==> inputs of lagoon <==
## battle_ship
module battle_ship(
      input wire clk,			 
      input wire clr,
      input wire btnU,
      input wire btnD,
      input wire btnR,
      input wire btnL,
      input wire sel,
	    input sw,
      output wire [2:0] red,	 
      output wire [2:0] green,   
      output wire [1:0] blue,	     
      output wire [3:0] an,
      output wire [7:0] seg,
      output wire hsync,		 
      output wire vsync			 
	);
	wire clock_4Hz = clk;
	wire clock_25Mhz = clk;
	wire turn;
	wire phase;
  wire finish;
	wire [27: 0] pships;
	wire [27: 0] cships;
  wire [27: 0] c_curr_guess;
  wire [27: 0] p_curr_guess;
	assign cships = 28'b1000000100010000000000010000;
	wire db_btnR;
	wire db_btnL;
	wire db_btnU;
	wire db_btnD;
	wire db_btnSel;
	wire db_btnRst;
	debouncer db_r(
    .clk (clock_4Hz),
		.rst (clr),
    .btn_in (btnR),
    .btn_out (db_btnR)
	);
	debouncer db_l(
		.clk (clock_4Hz),
		.rst (clr),
		.btn_in (btnL),
		.btn_out (db_btnL)
	);
	debouncer db_u(
		.clk (clock_4Hz),
		.rst (clr),
		.btn_in (btnU),
		.btn_out (db_btnU)
	);
	debouncer db_d(
		.clk (clock_4Hz),
		.rst (clr),
		.btn_in (btnD),
		.btn_out (db_btnD)
	);
	debouncer db_sel(
		.clk (clock_4Hz),
		.rst (clr),
		.btn_in (sel),
		.btn_out (db_btnSel)
	);
	assign db_btnRst = clr;
	wire [27:0] cguess;
	wire [27:0] pguess;
	vga640x480 myDisplay(
		.clk(clock_25Mhz),
		.rst(clr),
		.phase(phase),
    .finish (finish),
		.cships(cships),
		.pships(pships),
		.hsync(hsync),
		.vsync(vsync),
		.cguess(cguess),
		.pguess(pguess),
		.red(red),
		.green(green),
		.blue(blue)
	);
	select_phase confirm_select(
		.clk (clock_4Hz),
		.rst (clr),
		.sel (db_btnSel),
		.seg (seg),
		.an (an),
		.phase (phase),
		.pships (pships)
	);
	select mySelections(
		.clk (clock_4Hz),
		.rst (db_btnRst),     	 
  ...
export LEC_CHECK = 0
export CAP_MARGIN = 0
export CELL_PAD_IN_SITES_DETAIL_PLACEMENT = 1
export CELL_PAD_IN_SITES_GLOBAL_PLACEMENT = 0
export CORE_ASPECT_RATIO = 0.64
export CORE_MARGIN = 10
export CORE_UTILIZATION = 51
export CTS_CLUSTER_SIZE = 91
export GPL_ROUTABILITY_DRIVEN = 0
export MAX_ROUTING_LAYER = met5
export PLACE_DENSITY_LB_ADDON = 0.18
export SETUP_SLACK_MARGIN = 1.14
export SLEW_MARGIN = 20
export TNS_END_PERCENT = 75
create_clock -name core_clock -period 3.8 [get_ports {clk}]
run.sh (not shown) runs the stock make flow with config.mk's settings and CLKGATE_MAP_FILE=.
==> inputs of zinc, as changes to lagoon <==
==> flow/config.mk (replaced) <==
export PLATFORM = sky130hd
export DESIGN_NAME = battle_ship
export DESIGN_NICKNAME = battle_ship
export VERILOG_FILES = /design/flow/design.v
export SDC_FILE = /design/flow/constraint.sdc
export NUM_CORES = 4
export LEC_CHECK = 0
export CAP_MARGIN = 20
export CORE_MARGIN = 2
export CORE_UTILIZATION = 71
export CTS_CLUSTER_SIZE = 46
export SLEW_MARGIN = 20
==> flow/constraint.sdc (replaced) <==
create_clock -name core_clock -period 7.26 [get_ports {clk}]
set_input_delay 1.4520 -clock core_clock [delete_from_list [all_inputs] [get_ports {clk}]]
set_output_delay 1.4520 -clock core_clock [all_outputs]
set_load 0.01 [all_outputs]
==> comparison table <==
item	lagoon	zinc
Num CTS Buffers	23	25
Aoi share	25.78%	25.78%
Chip area	34,380 um^2	20,680 um^2
Maximum level of the CTS H-tree	1	1
Status	aborted with a tool error	timing/DRC/antenna clean
Failing step	global routing	-
Post-DP Area	15,060 um^2	14,030 um^2
Resize count post-CTS	138	0
Area inside the core boundary	26,910 um^2	19,330 um^2
Placed Cells	2,221	2,046
Die outline width	226.2 um	143.8 um
Pre-CTS setup slack	-161.6 ps	2584 ps
Post-synthesis sequential area ratio	34.18%	34.18%
Number of post-CTS setup repair buffers	77	0
Row Count	48	51
Vertical die dimension	152.0 um	143.8 um
Mux area share	0.6581%	0.6581%
Detailed placement HPWL	43,280 um	33,920 um
Core Density at Floorplan	51.59%	71.79%
